[run.sh]
#!/bin/bash
# the make line also repeats each setting of config.mk as NAME=value (left out here)
make -C /OpenROAD-flow-scripts/flow DESIGN_CONFIG=/design/flow/config.mk WORK_HOME=/design/flow/orfs CLKGATE_MAP_FILE= finish
[config.mk]
export PLATFORM = sky130hd
export DESIGN_NAME = WcaUpConverter
export DESIGN_NICKNAME = WcaUpConverter
export VERILOG_FILES = /design/flow/design.v
export SDC_FILE = /design/flow/constraint.sdc
export NUM_CORES = 4
export LEC_CHECK = 0
export CAP_MARGIN = 20
export CORE_MARGIN = 2
export CORE_UTILIZATION = 40
export SLEW_MARGIN = 20
[constraint.sdc]
create_clock -name core_clock -period 8.99 [get_ports {clock}]
set_input_delay 1.7980 -clock core_clock [delete_from_list [all_inputs] [get_ports {clock}]]
set_output_delay 1.7980 -clock core_clock [all_outputs]
set_load 0.01 [all_outputs]
[design.v]
`timescale 1ns / 1ps
module WcaCicInterp
(
	input wire clock,
	input wire reset,
	input wire enable,
	input wire strobe_cic,
	input wire strobe_if,
	input wire [3:0] log2_rate,
	input  wire [15:0] data_in,
	output wire [15:0] data_out
);
reg [24+15:0] comb1;
reg [24+15:0] comb2;
reg [24+15:0] comb3;
reg [24+15:0] pipe1;
reg [24+15:0] pipe2;
reg [24+15:0] pipe3;
reg [24+15:0] integ1;  
reg [24+15:0] integ2;
reg [24+ 15:0] integ3;
always @(posedge clock)
	if(reset | ~enable)
		begin
			pipe1 <= 0;
			pipe2 <= 0;
			pipe3 <= 0;
			comb1 <= 0;
			comb2 <= 0;
			comb3 <= 0;	
		end
	else if (strobe_cic)
		begin
			comb1 <= data_in;
			pipe1 <= data_in - comb1;
			comb2 <= pipe1;
			pipe2 <= pipe1 - comb2;
			comb3 <= pipe2;
			pipe3 <= pipe2 - comb3;
		end
reg [15:0] data_store;
always @(posedge clock)
	if(reset | ~enable)
		begin
			integ1 <= 0;
			integ2 <= 0;
			integ3 <= 0;
		end
	else if (strobe_if)
		begin
			integ1 <= integ1 + pipe3; 
			integ2 <= integ2 + integ1; 
			integ3 <= integ3 + integ2; 
			case(log2_rate)
				4'h1:  data_store <= integ3[18:3];
				4'h2:  data_store <= integ3[21:6];
				4'h3:  data_store <= integ3[24:9];
				4'h4:  data_store <= integ3[27:12];
				4'h5:  data_store <= integ3[30:15];
				4'h6:  data_store <= integ3[33:18];
				4'h7:  data_store <= integ3[36:21];
				4'h8:  data_store <= integ3[39:24];
				default: data_store <= integ3[15:0];
			endcase
		end
assign data_out = data_store;
endmodule
`timescale 1 ns/100 ps
module WcaCordic12 (reset,ngreset,clock, strobeData, X0, Y0, A0, XN, YN, AN);
  parameter BIT_WIDTH   = 12;
  parameter ITERATIONS  = 12;
  parameter MODE        = 0;  
  input clock, reset, ngreset,strobeData;
  input signed  [BIT_WIDTH-1:0] X0, Y0, A0;
  output signed [BIT_WIDTH-1:0] XN, YN, AN;
  wire signed [BIT_WIDTH-1:0] x_w [ITERATIONS-1:1];
  wire signed [BIT_WIDTH-1:0] y_w [ITERATIONS-1:1];
  wire signed [BIT_WIDTH-1:0] a_w [ITERATIONS-1:1];
    localparam [143:0] arctanLUT = { 12'h0, 12'h1, 12'h1, 12'h3, 12'h5, 12'ha, 12'h14, 12'h29, 12'h51, 12'ha0, 12'h12e,  12'h200  };
    CordicCalc #(0,MODE,BIT_WIDTH) pcc_0(.reset(reset), .ngreset(ngreset), .clock(clock), .strobeData( strobeData),
               .X0(X0), .Y0(Y0), .A0(A0), .aRom(arctanLUT[BIT_WIDTH-1:0]),
               .XN(x_w[1]), .YN(y_w[1]), .AN(a_w[1])  );
    genvar i;
    generate for(i=1; i<ITERATIONS-1; i=i+1) begin: pcc_1
      CordicCalc #(i,MODE,BIT_WIDTH) pcc_1(.reset(reset), .ngreset(ngreset), .clock(clock), .strobeData( strobeData),
               .X0(x_w[i]), .Y0(y_w[i]), .A0(a_w[i]), .aRom(arctanLUT[(i+1)*BIT_WIDTH-1:i*BIT_WIDTH]),
               .XN(x_w[i+1]), .YN(y_w[i+1]), .AN(a_w[i+1])  );
    end
	endgenerate 
    CordicCalc #(ITERATIONS-1,MODE,BIT_WIDTH) pcc_2(.reset(reset),.ngreset(ngreset),.clock(clock), .strobeData( strobeData),
               .X0(x_w[ITERATIONS-1]), .Y0(y_w[ITERATIONS-1]), .A0(a_w[ITERATIONS-1]), 
               .aRom(arctanLUT[ITERATIONS*BIT_WIDTH-1:(ITERATIONS-1)*BIT_WIDTH]),
               .XN(XN), .YN(YN), .AN(AN)  );
endmodule
module CordicCalc(reset,ngreset,clock, strobeData, X0, Y0, A0, XN, YN, AN, aRom);
  parameter RSHIFT = 0;
  parameter MODE = 0;    
  parameter BIT_WIDTH = 12;
  input reset, ngreset, clock, strobeData;
  input  signed [BIT_WIDTH-1:0] X0, Y0, A0;
  input  signed [BIT_WIDTH-1:0] aRom;
  output signed [BIT_WIDTH-1:0] XN, YN, AN;
  wire d;
  reg signed [BIT_WIDTH-1:0] XN, YN, AN;
  assign d = (MODE==0)? A0[BIT_WIDTH-1] : ~Y0[BIT_WIDTH-1];  
  always @ (posedge clock) begin
      if(reset) begin
        AN <=  0;
        XN <=  0;
        YN <=  0;
      end
      else
        if (d & strobeData)    begin 
          AN <=  A0 + aRom; 
          XN <=  X0 + (Y0>>>RSHIFT);
          YN <=  Y0 - (X0>>>RSHIFT);
        end
        else if (strobeData)      begin 
          AN <=  A0 - aRom; 
          XN <=  X0 - (Y0>>>RSHIFT);
          YN <=  Y0 + (X0>>>RSHIFT);
        end       
  end   
endmodule
module WcaUpConverter
(
	input              	clock,
	input              	reset,
	input              	enable,
	input  	wire [7:0]  	cfg,				 
	input  	wire       		strobe_cic,   	 
	input  	wire [31:0] 	phase_cordic, 	 
	input		wire [3:0]  	log2_rate,
	input	  wire			strobe_if,
	input   wire	[31:0] iq_bb_in,
	output  reg		[23:0] iq_if_out
  );
  parameter MODE  =  4'hB; 		 
	wire  aclr = cfg[1];  
	wire [15:0] ihb_in = iq_bb_in[15:0];
	wire [15:0] qhb_in = iq_bb_in[31:16];
	wire [11:0] icor_in;
	wire [11:0] qcor_in;
	wire [23:0] cor_out;
	wire [15:0] icic_in;
	wire [15:0] qcic_in;
	wire hb_strobe_out;
	wire cic_strobe_out;
assign icic_in 		= ihb_in; 
assign qcic_in 		= qhb_in;
generate if( MODE & 3'h2)
  begin
  	wire [15:0] icic_out;
   wire [15:0] qcic_out;
   reg [15:0] icic_latch;
	reg [15:0] qcic_latch;
	WcaCicInterp cic_i (
	 .clock(clock), 
    .reset(reset | aclr), 
    .enable(enable), 
    .strobe_cic(strobe_cic), 
    .strobe_if(strobe_if), 
    .log2_rate(log2_rate), 
    .data_in(icic_in), 
    .data_out(icic_out)
    );
	WcaCicInterp cic_q (
    .clock(clock), 
    .reset(reset | aclr), 
    .enable(enable), 
    .strobe_cic(strobe_cic), 
    .strobe_if(strobe_if), 
    .log2_rate(log2_rate), 
    .data_in(qcic_in), 
    .data_out(qcic_out)
    );
	always @(posedge clock)
	begin
		if( strobe_if)
		 begin
			icic_latch<= icic_out;
			qcic_latch<= qcic_out;
		 end
	end	 
	wire bypassCic    	=  MODE[3] & cfg[3];
   assign icor_in 		= (bypassCic) ? icic_in[15:4] : icic_latch[15:4];
	assign qcor_in 		= (bypassCic) ? qcic_in[15:4] : qcic_latch[15:4] ;
	end
else 
 begin 
    assign icor_in 			= icic_in[15:4] ;
    assign qcor_in 			= qcic_in[15:4] ;
  end   
endgenerate
generate if( MODE & 3'h1)
  begin
  wire [11:0] icordicout_internal;
  wire [11:0] qcordicout_internal;
    reg [11:0] X0;
    reg [11:0] Y0;
    reg [11:0] A0;
    always @(posedge clock) 
     case({strobe_if, phase_cordic[31:30]})
       3'b101 :   
        begin            
            X0 <= -qcor_in;
            Y0 <= icor_in;
            A0 <= phase_cordic[31:20] - 12'h400;                    
        end
       3'b110 :  
        begin
            X0 <= qcor_in;
            Y0 <= -icor_in;
            A0 <= phase_cordic[31:20] + 12'h400;                    
        end
       3'b100:  
			begin
            X0 <= icor_in;
            Y0 <= qcor_in;
            A0 <= phase_cordic [31:20];
        end
       3'b111:  
			begin
            X0 <= icor_in;
            Y0 <= qcor_in;
            A0 <= phase_cordic [31:20];
        end
    endcase
    WcaCordic12  #(12,12,0) cordic
    ( 
       .ngreset(1'b1), .clock(clock),.reset(reset | aclr), .strobeData(strobe_if),
       .X0(X0), .Y0(Y0),.A0(A0),
       .XN(icordicout_internal), .YN(qcordicout_internal), .AN() 
    );	 
	wire bypassCordic    = MODE[3] & cfg[2];
	assign cor_out = (bypassCordic) ? {qcor_in, icor_in} : {qcordicout_internal, icordicout_internal};
  end
else  
  begin
    assign cor_out = {qcor_in, icor_in};
  end
endgenerate 
	always @(posedge clock)
	begin
		if( strobe_if)	iq_if_out <= cor_out;
	end
endmodule  
==> results.sh, run 1 <==
# source this file to load flow results
export IMPL_outcome="no timing/DRC/antenna violations"
export IMPL_grt_pass1_vias=60282
export IMPL_r2r_slack_ns=4.92
export IMPL_io_pins=105
export IMPL_io_buffers=79
export IMPL_crit_top_cell="o21ai_0"
export IMPL_grt_pass1_wl_um=315000
export IMPL_crit_slowest_cell="mux2i_1"
export IMPL_cts_tree="built"
export IMPL_fin_crit_sh_pct=61.5
export IMPL_grt_overflow_total=0
export IMPL_worst_ep_arrival_time_ns=6.14
export IMPL_syn_inst=9061
export IMPL_whs_endpoint="genblk1.icic_latch[11]"
export IMPL_path_max_fanout=71
export IMPL_ys_seq_share_pct=30.7
export IMPL_common_cells="nor2_1, dfxtp_1, ha_1"
export IMPL_cap_viol_max_count=0
export IMPL_worst_slack_ns=3.46
export IMPL_required_ns=9.60
export IMPL_drtIter0Drc=3714
export IMPL_synth_distinct_cells=92
export IMPL_dp_worst_setup_slack_ns=2.72
export IMPL_hp_start="genblk1.cic_i.data_store[11]"
export IMPL_die_area_sq_um=191000
export IMPL_timing_final_crit_period_ns=5.53
export IMPL_grt_setup_unrepaired="false"
export IMPL_slowest_delay_ns=0.94
export IMPL_p_clk_mw=5.69
export IMPL_viasPerCell=5.38
export IMPL_critPathBufInv=1
export IMPL_wl_per_cell_um=16.8
export IMPL_insertion_delay_ns=0.80
export IMPL_antenna_found_initial=16
export IMPL_nets=9885
export IMPL_logic_family="AND-OR/OR-AND gates"
export IMPL_fmax_mhz=181
export IMPL_path_clk_slew_ns=0.06
export IMPL_top_power_group="combinational cells"
export IMPL_final_hold_violation_count=0
export IMPL_cp_depth=14
export IMPL_drt_first_pass_iters=7
export IMPL_top_area_cell="dfxtp_1"
export IMPL_setup_viol=0
export IMPL_top_cell="nor2_1"
export IMPL_dp_cells=11318
export IMPL_tns_ns=0
export IMPL_cp_endpoint="genblk2.cordic.pcc_1[10].pcc_1.YN[11]"
export IMPL_ys_cells=9061
export IMPL_start_kind="input port"
export IMPL_ys_warnings_count=15
export IMPL_fin_area_sq_um=82900
export IMPL_peakVddDrop_mv=0.171
export IMPL_synthTopCellsByArea="dfxtp_1, ha_1, mux2i_1, nor2_1, xnor2_1"
export IMPL_critical_path_top_delay_family="AND-OR/OR-AND gates"
export IMPL_numSynthFlops=1096
export IMPL_place_hpwl_um=144000
export IMPL_crit_path_start="strobe_if"
export IMPL_top_cell_area_share_pct=26.3
export IMPL_numCtsBuffers=134
export IMPL_yosysChipArea_sq_um=75100
export IMPL_p_seq_share_pct=30.6
export IMPL_powerSeq_mw=5.64
export IMPL_core_area_sq_um=187000
export IMPL_worst_pin_slew_ns=1.16
export IMPL_switching_share_pct=35.5
export IMPL_row_count=159
export IMPL_maxSlewViolCount=0
export IMPL_synthArstFlopShare_pct=0
export IMPL_worstReg2RegStart="genblk2.cordic.pcc_1[9].pcc_1.AN[11]"
export IMPL_p_switching_mw=6.55
export IMPL_die_x_um=437
export IMPL_worstReg2RegEnd="genblk2.cordic.pcc_1[10].pcc_1.YN[11]"
export IMPL_ys_sh_simple_pct=14.7
export IMPL_yosys_area_share_adder_pct=14.6
export IMPL_fp_util_pct=40.1
export IMPL_netlist_area_sq_um=75100
export IMPL_reg2reg_depth=13
export IMPL_p_int_mw=11.9
export IMPL_relSlewSlack_pct=22.5
export IMPL_cts_root_buf="clkbuf_16"
export IMPL_warning_count=98
export IMPL_final_antenna_net_count=0
export IMPL_skew_ns=0.0302
export IMPL_final_cells=11571
export IMPL_ctsHoldBuffers=0
export IMPL_end_kind="flop"
export IMPL_edf_count=108
export IMPL_drc=0
export IMPL_combPwrFrac_pct=38.5
export IMPL_xor_area_share_pct=7.85
export IMPL_h_tree_depth=4
export IMPL_clock_sinks=1096
export IMPL_ys_sh_mux_pct=7.22
export IMPL_gp_congestion=0.895
export IMPL_power_frac_clock_pct=30.9
export IMPL_synth_avg_cell_area_sq_um=8.29
export IMPL_gr_usage_all_layers_pct=19.9
export IMPL_cts_resized=0
export IMPL_worstPathCellList="buf_8 -> nand2_1 -> mux2i_1 -> ha_1 -> o21ai_0 -> a21boi_0 -> o21ai_0 -> a21boi_0 -> o21ai_0 -> a21boi_0 -> o21ai_0 -> a21oi_1 -> xnor2_1 -> a21oi_1"
export IMPL_cts_buffer_depth=3
export IMPL_grt_max_degree=124
export IMPL_powerComb_mw=7.09
export IMPL_vias=62245
export IMPL_die_h_um=437
export IMPL_synth_top_flop_cell="dfxtp_1"
export IMPL_powerDensity_nw_per_um2=222
export IMPL_totalWireLength_um=195000
export IMPL_nFillCells=18315
export IMPL_worstSetupPathType="input port to flop"
export IMPL_post_cts_buffers=0
export IMPL_fp_nets=9986
export IMPL_place_area_sq_um=78200
export IMPL_min_delay_path_depth=0
export IMPL_syn_to_final_growth_pct=10.3
export IMPL_cellLeakagePower_nw=36.3
export IMPL_aoi_share_pct=20.3
export IMPL_hold_class="flop to flop"
[routing by layer]
layer	track usage, %	share of wire, %
met1	25.3	46
met4	6.48	3.1
met5	0	0
met3	2.62	3.6
met2	34.6	47
[final cells by class]
type	count	area, sq um	share of cell area (%)
Timing Repair Buffer	153	1380	1.66
Clock buffer	197	3890	4.70
Multi-Input combinational cell	7037	48700	58.7
Inverter	538	2030	2.45
Tap cell	2495	3120	3.77
Antenna cell	4	10.0	0.0121
Sequential cell	1096	23000	27.8
Clock inverter	51	751	0.906
[metrics by stage]
step	utilization [%]	total power, mW	hold slack [ns]
3_3_place_gp	41.8	12.7	0.401
4_1_cts	44.2	18.6	0.413
3_5_place_dp	41.8	12.8	0.405
2_1_floorplan	-	11.3	0.400
5_1_grt	44.3	19.8	0.414
6_report	44.3	18.4	0.416
==> run 2, diff against run 1 <==
ABC_AREA = 0   (was not set)
CAP_MARGIN = 5   (was 20)
CELL_PAD_IN_SITES_DETAIL_PLACEMENT = 1   (was not set)
CELL_PAD_IN_SITES_GLOBAL_PLACEMENT = 1   (was not set)
CORE_UTILIZATION = 69   (was 40)
CTS_CLUSTER_DIAMETER = 373   (was not set)
GPL_ROUTABILITY_DRIVEN = 0   (was not set)
GPL_TIMING_DRIVEN = 0   (was not set)
HOLD_SLACK_MARGIN = 0.11   (was not set)
MAX_ROUTING_LAYER = met4   (was not set)
MIN_ROUTING_LAYER = met1   (was not set)
PLACE_DENSITY_LB_ADDON = 0.07   (was not set)
SETUP_SLACK_MARGIN = 0.3   (was not set)
SLEW_MARGIN = 10   (was 20)
TNS_END_PERCENT = 90   (was not set)
clock period = 3.0 ns   (was 8.99 ns; I/O delays follow)
==> run 2 against run 1 <==
  * The flow now stops in global placement without I/O
  * Area after synthesis unchanged
  * Die size decreased by 42%
  * Synthesized cell count unchanged
==> results.sh, run 2 <==
# implementation run metrics
export IMPL_outcome="did not finish"
export IMPL_fp_util_pct=69.3
export IMPL_ys_cells=9061
export IMPL_row_count=121
export IMPL_netlist_area_sq_um=75100
export IMPL_synthTopCellsByArea="dfxtp_1, ha_1, mux2i_1, nor2_1, xnor2_1"
export IMPL_numSynthFlops=1096
export IMPL_logic_family="AND-OR/OR-AND gates"
export IMPL_synthArstFlopShare_pct=0
export IMPL_core_area_sq_um=108000
export IMPL_die_x_um=334
export IMPL_common_cells="nor2_1, dfxtp_1, ha_1"
export IMPL_synth_top_flop_cell="dfxtp_1"
export IMPL_yosys_area_share_adder_pct=14.6
export IMPL_ys_warnings_count=15
export IMPL_top_cell="nor2_1"
export IMPL_aoi_share_pct=20.3
export IMPL_die_h_um=334
export IMPL_ys_seq_share_pct=30.7
export IMPL_fp_nets=9986
export IMPL_synth_avg_cell_area_sq_um=8.29
export IMPL_syn_inst=9061
export IMPL_ys_sh_simple_pct=14.7
export IMPL_top_area_cell="dfxtp_1"
export IMPL_synth_distinct_cells=92
export IMPL_die_area_sq_um=112000
export IMPL_error="[ERROR FLW-0024] Place density exceeds 1.0 (current PLACE_DENSITY_LB_ADDON =  0.07). Please check if the value of  PLACE_DENSITY_LB_ADDON is between 0 and 0.99."
export IMPL_yosysChipArea_sq_um=75100
export IMPL_xor_area_share_pct=7.85
export IMPL_haltStage="global placement without I/O"
export IMPL_top_cell_area_share_pct=26.3
export IMPL_edf_count=108
export IMPL_ys_sh_mux_pct=7.22
==> run 3, diff against run 2 <==
ABC_AREA = 1   (was 0)
CAP_MARGIN = 20   (was 5)
CELL_PAD_IN_SITES_DETAIL_PLACEMENT = not set   (was 1)
CELL_PAD_IN_SITES_GLOBAL_PLACEMENT = 0   (was 1)
CORE_UTILIZATION = 72   (was 69)
CTS_CLUSTER_SIZE = 74   (was not set)
GPL_ROUTABILITY_DRIVEN = not set   (was 0)
GPL_TIMING_DRIVEN = not set   (was 0)
HOLD_SLACK_MARGIN = not set   (was 0.11)
PLACE_DENSITY_LB_ADDON = 0.16   (was 0.07)
SETUP_SLACK_MARGIN = 0.8   (was 0.3)
==> run 3 against run 2 <==
  * The flow stops in global routing
  * Area after synthesis increased by 18%
  * Die size increased by 13%
  * Synthesized cell count increased by 57%
==> results.sh, run 3 <==
# implementation run metrics
export IMPL_outcome="did not finish"
export IMPL_haltStage="global routing"
export IMPL_error="[ERROR GRT-0232] Routing congestion too high. Check the congestion heatmap in the GUI."
export IMPL_ys_sh_simple_pct=29.3
export IMPL_core_area_sq_um=122000
export IMPL_aoi_share_pct=15.5
export IMPL_gp_congestion=1.02
export IMPL_die_area_sq_um=126000
export IMPL_edf_count=108
export IMPL_common_cells="nand2_1, inv_1, nor2_1"
export IMPL_synthTopCellsByArea="dfxtp_1, nand2_1, ha_1, inv_1, nor2_1"
export IMPL_grt_overflow_total=9
export IMPL_row_count=128
export IMPL_top_cell="nand2_1"
export IMPL_top_cell_area_share_pct=22.3
export IMPL_synthArstFlopShare_pct=0
export IMPL_synth_distinct_cells=51
export IMPL_ys_sh_mux_pct=0
export IMPL_synth_top_flop_cell="dfxtp_1"
export IMPL_io_pins=105
export IMPL_logic_family="simple AND/OR/NAND/NOR gates"
export IMPL_fp_nets=15144
export IMPL_yosysChipArea_sq_um=88500
export IMPL_ys_cells=14219
export IMPL_place_area_sq_um=91900
export IMPL_h_tree_depth=1
export IMPL_place_hpwl_um=193000
export IMPL_ys_warnings_count=15
export IMPL_cts_root_buf="clkbuf_16"
export IMPL_io_buffers=79
export IMPL_syn_inst=14219
export IMPL_top_area_cell="dfxtp_1"
export IMPL_clock_sinks=1096
export IMPL_die_h_um=355
export IMPL_fp_util_pct=72.7
export IMPL_die_x_um=355
export IMPL_ys_seq_share_pct=26.0
export IMPL_cts_buffer_depth=3
export IMPL_netlist_area_sq_um=88500
export IMPL_xor_area_share_pct=4.96
export IMPL_gr_usage_all_layers_pct=54.3
export IMPL_numCtsBuffers=18
export IMPL_numSynthFlops=1096
export IMPL_yosys_area_share_adder_pct=12.4
export IMPL_synth_avg_cell_area_sq_um=6.23
-- run 3: per-layer routing --
layer / GRT usage, % / overflow
met5: - / -
met4: 37.7 / 0
met3: 26.3 / 5
met2: 76.9 / 3
met1: 59.7 / 1
-- run 3: repair_timing --
item / CTS
hold buffers: 0
resized: 924
pin swaps: 325
cloned: 3
setup buffers: 173
endpoints found under the setup margin: 366
endpoints found under the hold margin: 0
-- run 3: through the flow --
stage / utilization (%) / std cells / worst slack (ns)
after floorplan: - / 14219 / 0.349
after global placement: 75.4 / 15729 / -0.0529
after detailed placement: 75.4 / 15729 / -0.0971
after CTS: 79.5 / 15933 / 0.397
==> run 4, diff against run 3 <==
ABC_AREA = not set   (was 1)
CAP_MARGIN = 10   (was 20)
CELL_PAD_IN_SITES_DETAIL_PLACEMENT = 2   (was not set)
CELL_PAD_IN_SITES_GLOBAL_PLACEMENT = 1   (was 0)
CORE_ASPECT_RATIO = 1.7   (was not set)
CORE_MARGIN = 5   (was 2)
CORE_UTILIZATION = 64   (was 72)
CTS_CLUSTER_DIAMETER = 240   (was 373)
CTS_CLUSTER_SIZE = 35   (was 74)
GPL_ROUTABILITY_DRIVEN = 0   (was not set)
HOLD_SLACK_MARGIN = -0.08   (was not set)
MAX_ROUTING_LAYER = not set   (was met4)
MIN_ROUTING_LAYER = met2   (was met1)
PLACE_DENSITY_LB_ADDON = not set   (was 0.16)
SETUP_SLACK_MARGIN = not set   (was 0.8)
SLEW_MARGIN = 30   (was 10)
TNS_END_PERCENT = 30   (was 90)
clock period = 8.0 ns   (was 3.0 ns; I/O delays follow)
==> run 4 against run 3 <==
  * Synthesized cell count down 36%
  * Area after synthesis shrank 15%
  * Die size down 1.0%
  * The flow stops in detailed placement
==> results.sh, run 4 <==
# implementation run metrics
export IMPL_outcome="did not finish"
export IMPL_haltStage="detailed placement"
export IMPL_error="[ERROR DPL-0033] detailed placement checks failed during check placement."
export IMPL_row_count=164
export IMPL_numSynthFlops=1096
export IMPL_ys_sh_mux_pct=7.22
export IMPL_synth_distinct_cells=92
export IMPL_fp_nets=9986
export IMPL_synth_top_flop_cell="dfxtp_1"
export IMPL_top_cell_area_share_pct=26.3
export IMPL_die_h_um=457
export IMPL_syn_inst=9061
export IMPL_io_buffers=79
export IMPL_ys_seq_share_pct=30.7
export IMPL_yosys_area_share_adder_pct=14.6
export IMPL_netlist_area_sq_um=75100
export IMPL_logic_family="AND-OR/OR-AND gates"
export IMPL_ys_sh_simple_pct=14.7
export IMPL_common_cells="nor2_1, dfxtp_1, ha_1"
export IMPL_ys_warnings_count=15
export IMPL_yosysChipArea_sq_um=75100
export IMPL_fp_util_pct=64.1
export IMPL_top_area_cell="dfxtp_1"
export IMPL_xor_area_share_pct=7.85
export IMPL_core_area_sq_um=117000
export IMPL_die_area_sq_um=125000
export IMPL_synth_avg_cell_area_sq_um=8.29
export IMPL_io_pins=105
export IMPL_die_x_um=273
export IMPL_synthTopCellsByArea="dfxtp_1, ha_1, mux2i_1, nor2_1, xnor2_1"
export IMPL_edf_count=108
export IMPL_synthArstFlopShare_pct=0
export IMPL_top_cell="nor2_1"
export IMPL_aoi_share_pct=20.3
export IMPL_ys_cells=9061
-- run 4: through the flow --
step	cell area, sq um	hold WS (ns)	worst slack (ns)
after global placement	76900	0.400	2.11
after floorplan	75100	0.400	2.72
==> run 5, diff against run 4 <==
CAP_MARGIN = 5   (was 10)
CELL_PAD_IN_SITES_DETAIL_PLACEMENT = not set   (was 2)
CELL_PAD_IN_SITES_GLOBAL_PLACEMENT = not set   (was 1)
CORE_ASPECT_RATIO = not set   (was 1.7)
CORE_MARGIN = 2   (was 5)
CORE_UTILIZATION = 70   (was 64)
CTS_CLUSTER_DIAMETER = not set   (was 240)
CTS_CLUSTER_SIZE = not set   (was 35)
GPL_ROUTABILITY_DRIVEN = not set   (was 0)
HOLD_SLACK_MARGIN = not set   (was -0.08)
MIN_ROUTING_LAYER = not set   (was met2)
SETUP_SLACK_MARGIN = 0.92   (was not set)
SLEW_MARGIN = 20   (was 30)
TNS_END_PERCENT = not set   (was 30)
clock period = 3.54 ns   (was 8.0 ns; I/O delays follow)
==> run 5 against run 4 <==
  * Now clean on timing, DRC and antenna
  * Area after synthesis stayed put
  * Die size shrank 12%
  * Synthesized cell count unchanged
==> results.sh, run 5 <==
# source this file to load flow results
export IMPL_ys_seq_share_pct=30.7
export IMPL_gr_usage_all_layers_pct=36.5
export IMPL_row_count=120
export IMPL_holdWs_ns=0.246
export IMPL_nFillCells=4581
export IMPL_numSynthFlops=1096
export IMPL_ys_warnings_count=15
export IMPL_crit_top_cell="buf_6"
export IMPL_final_antenna_net_count=0
export IMPL_power_total_mw=58.2
export IMPL_p_seq_share_pct=24.9
export IMPL_grt_setup_unrepaired="true"
export IMPL_xor_area_share_pct=7.85
export IMPL_maxSlewViolCount=0
export IMPL_viasPerCell=6.80
export IMPL_synthTopCellsByArea="dfxtp_1, ha_1, mux2i_1, nor2_1, xnor2_1"
export IMPL_reg2reg_depth=22
export IMPL_top_cell="nor2_1"
export IMPL_required_ns=4.22
export IMPL_ys_sh_simple_pct=14.7
export IMPL_insertion_delay_ns=0.76
export IMPL_cap_viol_max_count=0
export IMPL_fin_crit_sh_pct=98.0
export IMPL_worstSetupPathType="flop to flop"
export IMPL_hp_start="strobe_if"
export IMPL_path_clk_slew_ns=0.07
export IMPL_cellLeakagePower_nw=41.5
export IMPL_start_kind="flop"
export IMPL_nets=10619
export IMPL_min_delay_path_depth=2
export IMPL_tns_ns=0
export IMPL_cts_tree="built"
export IMPL_top_power_group="combinational cells"
export IMPL_common_cells="nor2_1, dfxtp_1, ha_1"
export IMPL_totalWireLength_um=271000
export IMPL_synth_distinct_cells=92
export IMPL_critPathBufInv=14
export IMPL_grt_overflow_total=0
export IMPL_die_h_um=332
export IMPL_combPwrFrac_pct=51.9
export IMPL_fp_nets=9986
export IMPL_io_buffers=79
export IMPL_peakVddDrop_mv=0.728
export IMPL_final_hold_violation_count=0
export IMPL_powerComb_mw=30.2
export IMPL_timing_final_crit_period_ns=3.47
export IMPL_place_hpwl_um=145000
export IMPL_cp_endpoint="genblk1.cic_q.pipe2[6]"
export IMPL_fmax_mhz=288
export IMPL_worst_ep_arrival_time_ns=4.15
export IMPL_ys_sh_mux_pct=7.22
export IMPL_logic_family="AND-OR/OR-AND gates"
export IMPL_die_area_sq_um=110000
export IMPL_drt_first_pass_iters=13
export IMPL_wl_per_cell_um=24.2
export IMPL_skew_ns=0.0412
export IMPL_yosys_area_share_adder_pct=14.6
export IMPL_p_int_mw=34.7
export IMPL_cts_buffer_depth=3
export IMPL_grt_pass1_wl_um=334000
export IMPL_powerSeq_mw=14.5
export IMPL_clock_sinks=1096
export IMPL_cp_depth=22
export IMPL_core_area_sq_um=107000
export IMPL_drtIter0Drc=8885
export IMPL_ys_cells=9061
export IMPL_slowest_delay_ns=0.37
export IMPL_die_x_um=332
export IMPL_relSlewSlack_pct=25.1
export IMPL_numCtsBuffers=118
export IMPL_worst_slack_ns=0.0711
export IMPL_power_frac_clock_pct=23.1
export IMPL_vias=76193
export IMPL_critical_path_top_delay_family="buffers and inverters"
export IMPL_r2r_slack_ns=0.07
export IMPL_worstPathCellList="inv_1 -> fa_2 -> nor2b_4 -> o21ai_2 -> a21boi_2 -> o21ai_2 -> a21boi_2 -> buf_4 -> buf_6 -> buf_6 -> buf_6 -> buf_6 -> buf_6 -> buf_6 -> buf_6 -> buf_6 -> buf_6 -> buf_6 -> buf_6 -> buf_6 -> o31a_1 -> nor2_1"
export IMPL_outcome="no timing/DRC/antenna violations"
export IMPL_edf_count=108
export IMPL_hold_class="input port to flop"
export IMPL_ctsHoldBuffers=0
export IMPL_syn_to_final_growth_pct=26.4
export IMPL_dp_worst_setup_slack_ns=-0.393
export IMPL_post_route_util_pct=88.9
export IMPL_path_max_fanout=4
export IMPL_cts_root_buf="clkbuf_16"
export IMPL_whs_endpoint="genblk2.cordic.pcc_1[5].pcc_1.AN[4]"
export IMPL_fp_util_pct=70.4
export IMPL_grt_max_degree=160
export IMPL_synth_avg_cell_area_sq_um=8.29
export IMPL_antenna_found_initial=11
export IMPL_syn_inst=9061
export IMPL_p_switching_mw=23.5
export IMPL_worstReg2RegEnd="genblk1.cic_q.pipe2[6]"
export IMPL_grt_pass1_vias=66137
export IMPL_worst_pin_slew_ns=1.12
export IMPL_top_cell_area_share_pct=26.3
export IMPL_switching_share_pct=40.4
export IMPL_aoi_share_pct=20.3
export IMPL_drc=0
export IMPL_p_clk_mw=13.5
export IMPL_gp_congestion=0.924
export IMPL_synth_top_flop_cell="dfxtp_1"
export IMPL_crit_slowest_cell="dfxtp_4"
export IMPL_warning_count=109
export IMPL_end_kind="flop"
export IMPL_powerDensity_nw_per_um2=613
export IMPL_setup_viol=0
export IMPL_top_area_cell="dfxtp_1"
export IMPL_netlist_area_sq_um=75100
export IMPL_synthArstFlopShare_pct=0
export IMPL_crit_path_start="genblk1.cic_q.pipe1[1]"
export IMPL_h_tree_depth=3
export IMPL_yosysChipArea_sq_um=75100
export IMPL_io_pins=105
export IMPL_worstReg2RegStart="genblk1.cic_q.pipe1[1]"
==> run 5: per-stage QoR <==
stage | area, sq um | cells
6_report | 95000 | 11204
5_1_grt | 94900 | 11200
4_1_cts | 86600 | 10817
3_5_place_dp | 79200 | 10417
3_3_place_gp | 79200 | 10417
2_1_floorplan | 76000 | 9061
==> run 5: cell type report <==
| class | instances | area, sq um | area share (%) |
|---|---|---|---|
| multi-input combinational | 7039 | 55500 | 58.5 |
| antenna | 4 | 10.0 | 0.0105 |
| timing repair buffer | 901 | 8020 | 8.45 |
| tap | 1403 | 1760 | 1.85 |
| sequential | 1096 | 23300 | 24.6 |
| inverter | 538 | 2130 | 2.25 |
| clock buffer | 153 | 3280 | 3.45 |
| clock inverter | 70 | 885 | 0.932 |
==> run 5: per-layer routing <==
layer	wire [um]	GRT usage (%)	vias up
met2	125000	64.0	5293
met5	90	0	-
met1	96100	44.6	35708
met4	23300	16.3	14
met3	26400	4.78	1929
li1	-	-	33249
==> run 5: timing repair <==
action	4_1_cts	5_1_grt
endpoints found under the hold margin	0	0
setup buffers	176	379
gates resized	466	1389
cloned	1	4
pin swaps	251	894
setup endpoints to repair	425	495
==> run 6, diff against run 5 <==
ABC_AREA = 0   (was not set)
CAP_MARGIN = 40   (was 5)
CELL_PAD_IN_SITES_GLOBAL_PLACEMENT = 0   (was not set)
CORE_UTILIZATION = 72   (was 70)
CTS_CLUSTER_DIAMETER = 373   (was not set)
CTS_CLUSTER_SIZE = 24   (was not set)
MAX_ROUTING_LAYER = met4   (was not set)
MIN_ROUTING_LAYER = met1   (was not set)
PLACE_DENSITY = 0.67   (was not set)
SETUP_SLACK_MARGIN = 0.27   (was 0.92)
SLEW_MARGIN = 10   (was 20)
TNS_END_PERCENT = 90   (was not set)
clock period = 1.768 ns   (was 3.54 ns; I/O delays follow)
==> run 6 against run 5 <==
  * The run now fails in clock tree synthesis
  * Synthesized cell count unchanged
  * Die size is 2.7% lower
  * Area after synthesis did not move
==> results.sh, run 6 <==
# implementation run metrics
export IMPL_outcome="did not finish"
export IMPL_haltStage="clock tree synthesis"
export IMPL_error="[ERROR DPL-0038] Utilization greater than 100%, impossible to legalize"
export IMPL_row_count=118
export IMPL_syn_inst=9061
export IMPL_place_hpwl_um=219000
export IMPL_core_area_sq_um=103000
export IMPL_gp_congestion=1.06
export IMPL_ys_seq_share_pct=30.7
export IMPL_yosys_area_share_adder_pct=14.6
export IMPL_ys_cells=9061
export IMPL_synthTopCellsByArea="dfxtp_1, ha_1, mux2i_1, nor2_1, xnor2_1"
export IMPL_die_h_um=327
export IMPL_io_pins=105
export IMPL_top_cell_area_share_pct=26.3
export IMPL_top_area_cell="dfxtp_1"
export IMPL_io_buffers=79
export IMPL_ys_warnings_count=15
export IMPL_synthArstFlopShare_pct=0
export IMPL_fp_util_pct=72.6
export IMPL_aoi_share_pct=20.3
export IMPL_die_x_um=327
export IMPL_logic_family="AND-OR/OR-AND gates"
export IMPL_die_area_sq_um=107000
export IMPL_synth_top_flop_cell="dfxtp_1"
export IMPL_edf_count=108
export IMPL_dp_cells=12578
export IMPL_yosysChipArea_sq_um=75100
export IMPL_ys_sh_simple_pct=14.7
export IMPL_synth_avg_cell_area_sq_um=8.29
export IMPL_top_cell="nor2_1"
export IMPL_common_cells="nor2_1, dfxtp_1, ha_1"
export IMPL_synth_distinct_cells=92
export IMPL_fp_nets=9986
export IMPL_ys_sh_mux_pct=7.22
export IMPL_numSynthFlops=1096
export IMPL_netlist_area_sq_um=75100
export IMPL_xor_area_share_pct=7.85
[run 6: per-stage QoR]
stage | setup TNS (ns) | setup slack [ns] | area [sq um] | power (mW)
after global placement | -672.30 | -1.40 | 97800 | 78.7
after detailed placement | -809.55 | -1.73 | 97900 | 84.0
after floorplan | -409.92 | -1.26 | 78500 | 59.7
==> run 7, diff against run 6 <==
CAP_MARGIN = 20   (was 40)
CTS_CLUSTER_SIZE = 74   (was 24)
PLACE_DENSITY = 0.66   (was 0.67)
SETUP_SLACK_MARGIN = 0.78   (was 0.27)
clock period = 3.0 ns   (was 1.768 ns; I/O delays follow)
==> run 7 against run 6 <==
  * The flow stops in global routing
  * Die size unchanged
  * Synthesized cell count is the same
  * Area after synthesis did not move
==> results.sh, run 7 <==
# implementation run metrics
export IMPL_top_cell="nor2_1"
export IMPL_ys_cells=9061
export IMPL_numSynthFlops=1096
export IMPL_gp_congestion=0.986
export IMPL_clock_sinks=1096
export IMPL_synthArstFlopShare_pct=0
export IMPL_synthTopCellsByArea="dfxtp_1, ha_1, mux2i_1, nor2_1, xnor2_1"
export IMPL_place_area_sq_um=85000
export IMPL_synth_avg_cell_area_sq_um=8.29
export IMPL_error="[ERROR GRT-0232] Routing congestion too high. Check the congestion heatmap in the GUI."
export IMPL_cts_root_buf="clkbuf_16"
export IMPL_dp_cells=11099
export IMPL_die_h_um=327
export IMPL_row_count=118
export IMPL_die_x_um=327
export IMPL_syn_inst=9061
export IMPL_top_cell_area_share_pct=26.3
export IMPL_cts_buffer_depth=3
export IMPL_ys_sh_mux_pct=7.22
export IMPL_fp_util_pct=72.6
export IMPL_aoi_share_pct=20.3
export IMPL_io_buffers=79
export IMPL_place_hpwl_um=160000
export IMPL_io_pins=105
export IMPL_logic_family="AND-OR/OR-AND gates"
export IMPL_h_tree_depth=1
export IMPL_common_cells="nor2_1, dfxtp_1, ha_1"
export IMPL_ys_warnings_count=15
export IMPL_top_area_cell="dfxtp_1"
export IMPL_ctsHoldBuffers=0
export IMPL_fp_nets=9986
export IMPL_synth_top_flop_cell="dfxtp_1"
export IMPL_ys_seq_share_pct=30.7
export IMPL_xor_area_share_pct=7.85
export IMPL_yosysChipArea_sq_um=75100
export IMPL_edf_count=108
export IMPL_haltStage="global routing"
export IMPL_numCtsBuffers=18
export IMPL_gr_usage_all_layers_pct=76.0
export IMPL_yosys_area_share_adder_pct=14.6
export IMPL_die_area_sq_um=107000
export IMPL_core_area_sq_um=103000
export IMPL_grt_overflow_total=63
export IMPL_outcome="did not finish"
export IMPL_netlist_area_sq_um=75100
export IMPL_ys_sh_simple_pct=14.7
export IMPL_synth_distinct_cells=92
run 7: routing by layer:
layer,GRT overflow,GRT usage (%)
met4,23,73.9
met1,0,74.2
met2,17,92.7
met3,23,58.0
met5,-,-
run 7: stage by stage:
| step | power, mW | setup WS [ns] | hold slack [ns] |
|---|---|---|---|
| after floorplan | 34.9 | -0.277 | 0.400 |
| after detailed placement | 44.4 | -0.771 | 0.405 |
| after CTS | 52.7 | -0.125 | 0.258 |
| after global placement | 43.1 | -0.778 | 0.401 |
run 7: timing repair:
item	CTS
pin swaps	550
setup endpoints to repair	609
gates resized	806
setup buffers	256
hold endpoints to repair	0
cloned	3
==> run 8, diff against run 7 <==
CAP_MARGIN = 5   (was 20)
CELL_PAD_IN_SITES_DETAIL_PLACEMENT = 1   (was not set)
CELL_PAD_IN_SITES_GLOBAL_PLACEMENT = 1   (was 0)
CORE_ASPECT_RATIO = 0.54   (was not set)
CORE_MARGIN = 4   (was 2)
CORE_UTILIZATION = 69   (was 72)
CTS_CLUSTER_SIZE = not set   (was 74)
GPL_ROUTABILITY_DRIVEN = 1   (was not set)
GPL_TIMING_DRIVEN = 0   (was not set)
HOLD_SLACK_MARGIN = 0.11   (was not set)
PLACE_DENSITY = not set   (was 0.66)
PLACE_DENSITY_LB_ADDON = 0.05   (was not set)
SETUP_SLACK_MARGIN = 0.3   (was 0.78)
==> run 8 against run 7 <==
  * The flow stops in global placement without I/O
  * Die size is 7.0% higher
  * Synthesized cell count did not move
  * Area after synthesis unchanged
==> results.sh, run 8 <==
# implementation run metrics
export IMPL_top_area_cell="dfxtp_1"
export IMPL_haltStage="global placement without I/O"
export IMPL_row_count=88
export IMPL_die_area_sq_um=114000
export IMPL_synthTopCellsByArea="dfxtp_1, ha_1, mux2i_1, nor2_1, xnor2_1"
export IMPL_logic_family="AND-OR/OR-AND gates"
export IMPL_ys_sh_simple_pct=14.7
export IMPL_yosysChipArea_sq_um=75100
export IMPL_ys_warnings_count=15
export IMPL_fp_util_pct=70.0
export IMPL_aoi_share_pct=20.3
export IMPL_netlist_area_sq_um=75100
export IMPL_top_cell_area_share_pct=26.3
export IMPL_common_cells="nor2_1, dfxtp_1, ha_1"
export IMPL_core_area_sq_um=107000
export IMPL_yosys_area_share_adder_pct=14.6
export IMPL_die_h_um=250
export IMPL_die_x_um=457
export IMPL_ys_cells=9061
export IMPL_synth_top_flop_cell="dfxtp_1"
export IMPL_xor_area_share_pct=7.85
export IMPL_fp_nets=9986
export IMPL_synthArstFlopShare_pct=0
export IMPL_numSynthFlops=1096
export IMPL_ys_seq_share_pct=30.7
export IMPL_syn_inst=9061
export IMPL_ys_sh_mux_pct=7.22
export IMPL_error="[ERROR FLW-0024] Place density exceeds 1.0 (current PLACE_DENSITY_LB_ADDON =  0.05). Please check if the value of  PLACE_DENSITY_LB_ADDON is between 0 and 0.99."
export IMPL_synth_avg_cell_area_sq_um=8.29
export IMPL_top_cell="nor2_1"
export IMPL_synth_distinct_cells=92
export IMPL_outcome="did not finish"
export IMPL_edf_count=108
==> run 9, diff against run 8 <==
ABC_AREA = 1   (was 0)
CAP_MARGIN = 20   (was 5)
CELL_PAD_IN_SITES_DETAIL_PLACEMENT = not set   (was 1)
CELL_PAD_IN_SITES_GLOBAL_PLACEMENT = not set   (was 1)
CORE_ASPECT_RATIO = not set   (was 0.54)
CORE_MARGIN = 2   (was 4)
CORE_UTILIZATION = 68   (was 69)
CTS_CLUSTER_DIAMETER = not set   (was 373)
CTS_CLUSTER_SIZE = 73   (was not set)
GPL_ROUTABILITY_DRIVEN = not set   (was 1)
GPL_TIMING_DRIVEN = not set   (was 0)
HOLD_SLACK_MARGIN = not set   (was 0.11)
MAX_ROUTING_LAYER = not set   (was met4)
MIN_ROUTING_LAYER = not set   (was met1)
PLACE_DENSITY_LB_ADDON = not set   (was 0.05)
SETUP_SLACK_MARGIN = -0.22   (was 0.3)
SLEW_MARGIN = 20   (was 10)
TNS_END_PERCENT = not set   (was 90)
clock period = 4.19 ns   (was 3.0 ns; I/O delays follow)
==> run 9 against run 8 <==
  * Now clean on timing, DRC and antenna
  * Synthesized cell count up 57%
  * Die size up 16%
  * Area after synthesis up 18%
==> results.sh, run 9 <==
# source this file to load flow results
export IMPL_logic_family="simple AND/OR/NAND/NOR gates"
export IMPL_combPwrFrac_pct=29.8
export IMPL_synth_distinct_cells=51
export IMPL_powerDensity_nw_per_um2=338
export IMPL_numSynthFlops=1096
export IMPL_p_switching_mw=11.4
export IMPL_gr_usage_all_layers_pct=37.5
export IMPL_fp_nets=15144
export IMPL_common_cells="nand2_1, inv_1, nor2_1"
export IMPL_path_max_fanout=5
export IMPL_grt_overflow_total=0
export IMPL_powerSeq_mw=11.4
export IMPL_timing_final_crit_period_ns=3.20
export IMPL_p_int_mw=20.6
export IMPL_cts_buffer_depth=3
export IMPL_viasPerCell=5.67
export IMPL_ys_sh_mux_pct=0
export IMPL_yosys_area_share_adder_pct=12.4
export IMPL_cp_depth=17
export IMPL_ys_cells=14219
export IMPL_critPathBufInv=4
export IMPL_worstReg2RegEnd="genblk2.cordic.pcc_1[3].pcc_1.XN[10]"
export IMPL_dp_cells=15740
export IMPL_reg2reg_depth=17
export IMPL_worst_pin_slew_ns=1.09
export IMPL_worst_slack_ns=0.994
export IMPL_switching_share_pct=35.7
export IMPL_worst_ep_arrival_time_ns=3.90
export IMPL_fmax_mhz=313
export IMPL_critical_path_top_delay_family="simple AND/OR/NAND/NOR gates"
export IMPL_fin_area_sq_um=94800
export IMPL_ys_warnings_count=15
export IMPL_path_clk_slew_ns=0.06
export IMPL_top_power_group="registers"
export IMPL_vias=90476
export IMPL_syn_to_final_growth_pct=7.04
export IMPL_nFillCells=10950
export IMPL_required_ns=4.89
export IMPL_final_antenna_net_count=0
export IMPL_xor_area_share_pct=4.96
export IMPL_holdWs_ns=0.403
export IMPL_seq_area_sq_um=23000
export IMPL_maxSlewViolCount=0
export IMPL_worstSetupPathType="flop to flop"
export IMPL_fp_util_pct=68.5
export IMPL_ys_seq_share_pct=26.0
export IMPL_r2r_slack_ns=0.99
export IMPL_top_area_cell="dfxtp_1"
export IMPL_row_count=132
export IMPL_crit_path_start="genblk2.cordic.pcc_1[2].pcc_1.YN[3]"
export IMPL_post_route_util_pct=73.3
export IMPL_die_area_sq_um=133000
export IMPL_synthTopCellsByArea="dfxtp_1, nand2_1, ha_1, inv_1, nor2_1"
export IMPL_syn_inst=14219
export IMPL_yosysChipArea_sq_um=88500
export IMPL_drtIter0Drc=8119
export IMPL_netlist_area_sq_um=88500
export IMPL_place_hpwl_um=194000
export IMPL_wl_per_cell_um=16.1
export IMPL_synth_avg_cell_area_sq_um=6.23
export IMPL_die_h_um=365
export IMPL_top_cell="nand2_1"
export IMPL_warning_count=115
export IMPL_power_total_mw=32.0
export IMPL_peakVddDrop_mv=0.390
export IMPL_powerComb_mw=9.55
export IMPL_final_cells=15966
export IMPL_grt_setup_unrepaired="false"
export IMPL_cellLeakagePower_nw=50.8
export IMPL_crit_top_cell="inv_1"
export IMPL_logic_area_sq_um=55000
export IMPL_end_kind="flop"
export IMPL_aoi_share_pct=15.5
export IMPL_fin_crit_sh_pct=76.3
export IMPL_skew_ns=0.0258
export IMPL_ys_sh_simple_pct=29.3
export IMPL_worstPathCellList="inv_1 -> ha_1 -> inv_1 -> nor3_1 -> nand3_1 -> nor3_1 -> o21ai_0 -> nand2_1 -> nand2_1 -> ha_1 -> inv_1 -> nor3_1 -> nand3_1 -> nand3_1 -> xor2_1 -> o21ai_0 -> inv_1"
export IMPL_min_delay_path_depth=0
export IMPL_setup_viol=0
export IMPL_insertion_delay_ns=0.77
export IMPL_post_cts_buffers=0
export IMPL_grt_pass1_vias=85888
export IMPL_h_tree_depth=3
export IMPL_nets=15045
export IMPL_die_x_um=365
export IMPL_edf_count=108
export IMPL_numCtsBuffers=120
export IMPL_grt_pass1_wl_um=414000
export IMPL_place_area_sq_um=90700
export IMPL_clock_sinks=1096
export IMPL_cts_root_buf="clkbuf_16"
export IMPL_cts_resized=0
export IMPL_synth_top_flop_cell="dfxtp_1"
export IMPL_p_clk_mw=11.0
export IMPL_ctsHoldBuffers=0
export IMPL_drc=0
export IMPL_start_kind="flop"
export IMPL_outcome="no timing/DRC/antenna violations"
export IMPL_slowest_delay_ns=0.36
export IMPL_power_frac_clock_pct=34.4
export IMPL_p_seq_share_pct=35.7
export IMPL_io_buffers=79
export IMPL_gp_congestion=1.00
export IMPL_worstReg2RegStart="genblk2.cordic.pcc_1[2].pcc_1.YN[3]"
export IMPL_hold_class="flop to flop"
export IMPL_crit_slowest_cell="ha_1"
export IMPL_whs_endpoint="genblk1.icic_latch[15]"
export IMPL_top_cell_area_share_pct=22.3
export IMPL_cap_viol_max_count=0
export IMPL_io_pins=105
export IMPL_antenna_found_initial=9
export IMPL_synthArstFlopShare_pct=0
export IMPL_cp_endpoint="genblk2.cordic.pcc_1[3].pcc_1.XN[10]"
export IMPL_dp_worst_setup_slack_ns=0.386
export IMPL_final_hold_violation_count=0
export IMPL_tns_ns=0
export IMPL_cts_tree="built"
export IMPL_core_area_sq_um=129000
export IMPL_relSlewSlack_pct=27.1
export IMPL_totalWireLength_um=256000
export IMPL_hp_start="genblk1.cic_i.data_store[15]"
export IMPL_drt_first_pass_iters=8
export IMPL_grt_max_degree=200
==> run 9: layout make-up <==
type,instances,area share [%]
multi-input cells,10358,58.0
well taps,1742,2.30
inverters,2385,9.47
clock inverters,71,0.749
flip-flops and latches,1096,24.3
clock buffers,154,3.56
repair buffers,159,1.64
diodes,1,0.00264
==> run 9: per-layer routing <==
metal	GRT usage (%)	vias up	routed length, um	share of wire (%)
met1	45.1	41099	104000	40
met4	18.9	6	13500	5.3
met5	0	-	29	0.011
li1	-	45103	-	-
met2	65.6	3429	121000	47
met3	4.93	839	18100	7.0
==> run 10, diff against run 9 <==
ABC_AREA = not set   (was 1)
CORE_UTILIZATION = 72   (was 68)
CTS_CLUSTER_SIZE = 10   (was 73)
HOLD_SLACK_MARGIN = 0.28   (was not set)
PLACE_DENSITY_LB_ADDON = 0.18   (was not set)
SETUP_SLACK_MARGIN = 1.12   (was -0.22)
TNS_END_PERCENT = 10   (was not set)
clock period = 3.75 ns   (was 4.19 ns; I/O delays follow)
==> run 10 against run 9 <==
  * Still clean
  * Sequential share of layout area increased by 2.5 points
  * Sequential cell count unchanged
  * Register-to-register slack worse by 0.51 ns
  * Final cell count fell by 33%
  * Synthesized cell count decreased by 36%
  * Die size down 20%
  * Fmax shrank 2.0%
  * Combinational power rose by 120%
  * Critical path type unchanged
  * Critical endpoint is now genblk1.cic_i.integ1[32]
==> results.sh, run 10 <==
# source this file to load flow results
export IMPL_outcome="no timing/DRC/antenna violations"
export IMPL_tns_ns=0
export IMPL_dp_worst_setup_slack_ns=-0.345
export IMPL_crit_slowest_cell="o211ai_1"
export IMPL_dr_max_layer_used="met5"
export IMPL_p_clk_mw=12.0
export IMPL_common_cells="nor2_1, dfxtp_1, ha_1"
export IMPL_drc=0
export IMPL_combPwrFrac_pct=45.0
export IMPL_clock_sinks=1096
export IMPL_hp_start="iq_bb_in[0]"
export IMPL_powerDensity_nw_per_um2=539
export IMPL_synth_top_flop_cell="dfxtp_1"
export IMPL_cp_depth=14
export IMPL_powerComb_mw=21.0
export IMPL_fin_area_sq_um=86500
export IMPL_worstSetupPathType="flop to flop"
export IMPL_holdWs_ns=0.291
export IMPL_vias=68639
export IMPL_worst_ep_arrival_time_ns=3.95
export IMPL_cp_endpoint="genblk1.cic_i.integ1[32]"
export IMPL_maxSlewViolCount=0
export IMPL_powerSeq_mw=13.6
export IMPL_h_tree_depth=4
export IMPL_top_power_group="combinational cells"
export IMPL_worst_pin_slew_ns=1.15
export IMPL_min_delay_path_depth=3
export IMPL_grt_overflow_total=0
export IMPL_grt_setup_unrepaired="true"
export IMPL_synthTopCellsByArea="dfxtp_1, ha_1, mux2i_1, nor2_1, xnor2_1"
export IMPL_netlist_area_sq_um=75100
export IMPL_gp_congestion=0.962
export IMPL_ys_cells=9061
export IMPL_met2_length_um=106000
export IMPL_required_ns=4.44
export IMPL_xor_area_share_pct=7.85
export IMPL_crit_top_cell="a21o_1"
export IMPL_start_kind="flop"
export IMPL_viasPerCell=6.42
export IMPL_path_clk_slew_ns=0.06
export IMPL_setup_viol=0
export IMPL_synth_avg_cell_area_sq_um=8.29
export IMPL_die_h_um=327
export IMPL_p_int_mw=29.0
export IMPL_ys_warnings_count=15
export IMPL_synth_distinct_cells=92
export IMPL_grt_pass1_vias=65179
export IMPL_path_max_fanout=5
export IMPL_io_pins=105
export IMPL_cts_root_buf="clkbuf_16"
export IMPL_whs_endpoint="genblk1.cic_i.comb1[0]"
export IMPL_p_seq_share_pct=29.2
export IMPL_top_cell="nor2_1"
export IMPL_syn_to_final_growth_pct=15.2
export IMPL_die_area_sq_um=107000
export IMPL_top_area_cell="dfxtp_1"
export IMPL_critical_path_top_delay_family="AND-OR/OR-AND gates"
export IMPL_fp_nets=9986
export IMPL_cts_buffer_depth=3
export IMPL_place_hpwl_um=144000
export IMPL_final_hold_violation_count=0
export IMPL_wl_per_cell_um=20.3
export IMPL_drtIter0Drc=5870
export IMPL_warning_count=104
export IMPL_wl_met3_um=15400
export IMPL_yosysChipArea_sq_um=75100
export IMPL_core_area_sq_um=103000
export IMPL_relSlewSlack_pct=23.0
export IMPL_diodes=0
export IMPL_slowest_delay_ns=0.43
export IMPL_p_switching_mw=17.6
export IMPL_reg2reg_depth=14
export IMPL_top_cell_area_share_pct=26.3
export IMPL_die_x_um=327
export IMPL_timing_final_crit_period_ns=3.26
export IMPL_io_buffers=79
export IMPL_wl_met1_um=85300
export IMPL_power_frac_clock_pct=25.8
export IMPL_grt_max_degree=157
export IMPL_place_area_sq_um=78500
export IMPL_fmax_mhz=307
export IMPL_critPathBufInv=1
export IMPL_final_antenna_net_count=0
export IMPL_fp_util_pct=72.6
export IMPL_cap_viol_max_count=0
export IMPL_ys_seq_share_pct=30.7
export IMPL_antenna_found_initial=7
export IMPL_post_route_util_pct=83.6
export IMPL_edf_count=108
export IMPL_fin_crit_sh_pct=87.0
export IMPL_synthArstFlopShare_pct=0
export IMPL_skew_ns=0.0300
export IMPL_totalWireLength_um=218000
export IMPL_drt_first_pass_iters=8
export IMPL_crit_path_start="genblk1.cic_i.integ1[0]"
export IMPL_hold_class="input port to flop"
export IMPL_yosys_area_share_adder_pct=14.6
export IMPL_numSynthFlops=1096
export IMPL_grt_pass1_wl_um=328000
export IMPL_r2r_slack_ns=0.49
export IMPL_ys_sh_mux_pct=7.22
export IMPL_logic_family="AND-OR/OR-AND gates"
export IMPL_numCtsBuffers=133
export IMPL_worstReg2RegEnd="genblk1.cic_i.integ1[32]"
export IMPL_switching_share_pct=37.8
export IMPL_aoi_share_pct=20.3
export IMPL_insertion_delay_ns=0.76
export IMPL_gr_usage_all_layers_pct=37.0
export IMPL_worst_slack_ns=0.488
export IMPL_cellLeakagePower_nw=38.0
export IMPL_worstReg2RegStart="genblk1.cic_i.integ1[0]"
export IMPL_row_count=118
export IMPL_syn_inst=9061
export IMPL_nFillCells=6101
export IMPL_nets=10170
export IMPL_worstPathCellList="ha_2 -> fa_2 -> a21oi_2 -> o21bai_1 -> a21o_1 -> a21o_1 -> a31oi_4 -> o21a_1 -> o211ai_1 -> buf_4 -> a21o_1 -> a21oi_4 -> or4_1 -> nand3_1"
export IMPL_end_kind="flop"
export IMPL_peakVddDrop_mv=0.528
export IMPL_cts_tree="built"
export IMPL_ys_sh_simple_pct=14.7
run 10: metrics by stage:
stage	total power [mW]	cells
2_1_floorplan	27.7	9061
3_3_place_gp	30.9	10305
3_5_place_dp	31.7	10305
4_1_cts	44.1	10596
5_1_grt	49.0	10692
6_report	46.6	10692
run 10: per-layer routing:
metal / global-route usage [%] / up-vias
met5: 0 / -
met4: 17.1 / 10
met3: 5.51 / 810
met2: 64.4 / 3041
met1: 45.1 / 32473
li1: - / 32305
run 10: cell type report:
type,instances,area (sq um),area share (%)
clock inverters,16,169,0.195
clock buffers,186,3750,4.34
multi-input cells,7038,51700,59.8
inverters,538,2090,2.41
repair buffers,438,3840,4.44
well taps,1380,1730,2.00
flip-flops and latches,1096,23200,26.8
run 10: timing repair:
action | in CTS | in global routing
cloned | 1 | 2
gates resized | 247 | 475
buffers inserted | 88 | 94
endpoints found under the setup margin | 417 | 502
pin swaps | 115 | 240
hold buffers | 0 | 0
==> run 11, diff against run 10 <==
ABC_AREA = 1   (was not set)
CELL_PAD_IN_SITES_GLOBAL_PLACEMENT = 0   (was not set)
CORE_UTILIZATION = 40   (was 72)
CTS_CLUSTER_SIZE = 64   (was 10)
GPL_ROUTABILITY_DRIVEN = 0   (was not set)
GPL_TIMING_DRIVEN = 1   (was not set)
HOLD_SLACK_MARGIN = -0.07   (was 0.28)
PLACE_DENSITY_LB_ADDON = not set   (was 0.18)
SETUP_SLACK_MARGIN = -0.1   (was 1.12)
TNS_END_PERCENT = not set   (was 10)
clock period = 7.88 ns   (was 3.75 ns; I/O delays follow)
==> run 11 against run 10 <==
  * Critical path depth grew 2
  * Die size grew 110%
  * Combinational power shrank 77%
  * Sequential power shrank 55%
  * Clock skew shrank 0.0060 ns
  * Clock-buffer cell count shrank 14
  * Via count grew 23%
  * Synthesized cell count grew 57%
  * Worst setup slack gained 2.9 ns
  * Global-route usage shrank 15 points
==> results.sh, run 11 <==
# source this file to load flow results
export IMPL_end_kind="flop"
export IMPL_fmax_mhz=224
export IMPL_h_tree_depth=4
export IMPL_wl_per_cell_um=14.7
export IMPL_start_kind="input port"
export IMPL_cellLeakagePower_nw=50.9
export IMPL_xor_area_share_pct=4.96
export IMPL_outcome="no timing/DRC/antenna violations"
export IMPL_cts_tree="built"
export IMPL_worstSetupPathType="input port to flop"
export IMPL_switching_share_pct=34.7
export IMPL_setup_viol=0
export IMPL_slowest_delay_ns=0.52
export IMPL_r2r_slack_ns=4.53
export IMPL_p_int_mw=11.6
export IMPL_critical_path_top_delay_family="buffers and inverters"
export IMPL_powerComb_mw=4.93
export IMPL_top_area_cell="dfxtp_1"
export IMPL_timing_final_crit_period_ns=4.46
export IMPL_skew_ns=0.0239
export IMPL_die_area_sq_um=225000
export IMPL_min_delay_path_depth=0
export IMPL_peakVddDrop_mv=0.256
export IMPL_viasPerCell=4.92
export IMPL_worstPathCellList="buf_8 -> buf_12 -> nand2_2 -> inv_1 -> nand2_1 -> o21ai_0 -> inv_1 -> ha_1 -> a21oi_1 -> o21bai_1 -> a21oi_1 -> nand3_1 -> a21oi_1 -> o21ai_0 -> nand2_1 -> inv_1"
export IMPL_top_cell="nand2_1"
export IMPL_crit_slowest_cell="inv_1"
export IMPL_p_clk_mw=6.73
export IMPL_p_seq_share_pct=34.2
export IMPL_fin_area_sq_um=96700
export IMPL_numSynthFlops=1096
export IMPL_die_x_um=475
export IMPL_place_area_sq_um=91900
export IMPL_cap_viol_max_count=0
export IMPL_p_switching_mw=6.15
export IMPL_edf_count=108
export IMPL_ys_warnings_count=15
export IMPL_grt_pass1_vias=79809
export IMPL_final_hold_violation_count=0
export IMPL_nets=15029
export IMPL_logic_family="simple AND/OR/NAND/NOR gates"
export IMPL_drt_first_pass_iters=6
export IMPL_cts_root_buf="clkbuf_16"
export IMPL_critPathBufInv=5
export IMPL_post_cts_buffers=0
export IMPL_tns_ns=0
export IMPL_drtIter0Drc=5139
export IMPL_syn_to_final_growth_pct=9.19
export IMPL_synthTopCellsByArea="dfxtp_1, nand2_1, ha_1, inv_1, nor2_1"
export IMPL_cp_endpoint="genblk2.cordic.pcc_1[8].pcc_1.XN[10]"
export IMPL_yosys_area_share_adder_pct=12.4
export IMPL_worstReg2RegStart="genblk2.cordic.pcc_1[4].pcc_1.AN[11]"
export IMPL_cp_depth=16
export IMPL_synth_top_flop_cell="dfxtp_1"
export IMPL_cts_resized=0
export IMPL_common_cells="nand2_1, inv_1, nor2_1"
export IMPL_nFillCells=23854
export IMPL_yosysChipArea_sq_um=88500
export IMPL_numCtsBuffers=138
export IMPL_aoi_share_pct=15.5
export IMPL_relSlewSlack_pct=24.4
export IMPL_synth_distinct_cells=51
export IMPL_ys_sh_mux_pct=0
export IMPL_fin_crit_sh_pct=56.6
export IMPL_powerDensity_nw_per_um2=183
export IMPL_grt_overflow_total=0
export IMPL_drc=0
export IMPL_hp_start="genblk1.cic_i.data_store[6]"
export IMPL_worstReg2RegEnd="genblk2.cordic.pcc_1[5].pcc_1.YN[10]"
export IMPL_io_pins=105
export IMPL_hold_class="flop to flop"
export IMPL_cts_buffer_depth=3
export IMPL_totalWireLength_um=253000
export IMPL_row_count=172
export IMPL_antenna_found_initial=10
export IMPL_combPwrFrac_pct=27.8
export IMPL_required_ns=8.57
export IMPL_whs_endpoint="genblk1.icic_latch[6]"
export IMPL_maxSlewViolCount=0
export IMPL_core_area_sq_um=220000
export IMPL_netlist_area_sq_um=88500
export IMPL_grt_pass1_wl_um=412000
export IMPL_path_clk_slew_ns=0.06
export IMPL_grt_max_degree=199
export IMPL_crit_path_start="strobe_if"
export IMPL_gr_usage_all_layers_pct=22.2
export IMPL_synthArstFlopShare_pct=0
export IMPL_place_hpwl_um=194000
export IMPL_powerSeq_mw=6.07
export IMPL_warning_count=112
export IMPL_die_h_um=475
export IMPL_final_antenna_net_count=0
export IMPL_vias=84584
export IMPL_top_cell_area_share_pct=22.3
export IMPL_ys_cells=14219
export IMPL_grt_setup_unrepaired="false"
export IMPL_fp_util_pct=40.3
export IMPL_top_power_group="clock"
export IMPL_clock_sinks=1096
export IMPL_path_max_fanout=114
export IMPL_worst_ep_arrival_time_ns=5.16
export IMPL_ctsHoldBuffers=0
export IMPL_worst_pin_slew_ns=1.13
export IMPL_fp_nets=15144
export IMPL_synth_avg_cell_area_sq_um=6.23
export IMPL_ys_sh_simple_pct=29.3
export IMPL_power_frac_clock_pct=38.0
export IMPL_io_buffers=79
export IMPL_insertion_delay_ns=0.81
export IMPL_reg2reg_depth=16
export IMPL_syn_inst=14219
export IMPL_ys_seq_share_pct=26.0
[run 11: cell type report]
cell class	count	area (sq um)	area share (%)
clock inverters	81	1030	1.07
diodes	4	10.0	0.0104
repair buffers	125	1240	1.28
flip-flops and latches	1096	23000	23.8
well taps	2958	3700	3.83
clock buffers	172	3750	3.88
multi-input cells	10358	55000	56.8
inverters	2385	8980	9.29
[run 11: layer usage]
metal	global-route usage (%)	part of all wire, %
met5	0	0.011
met4	7.69	3.4
met3	2.54	3.9
met2	37.5	46
met1	29.1	47
[run 11: through the flow]
step | utilization (%) | setup slack [ns] | hold slack [ns] | cells | total power, mW
floorplan | - | 3.84 | 0.400 | 14219 | 9.86
global placement | 41.8 | 2.61 | 0.401 | 16921 | 11.1
detailed placement | 41.8 | 2.62 | 0.405 | 16922 | 11.1
CTS | 44.0 | 3.48 | 0.413 | 17175 | 17.9
global route | 44.0 | 2.97 | 0.421 | 17179 | 18.9
finish | 44.0 | 3.42 | 0.419 | 17179 | 17.7
Power is estimated from default activity; no workload was simulated.
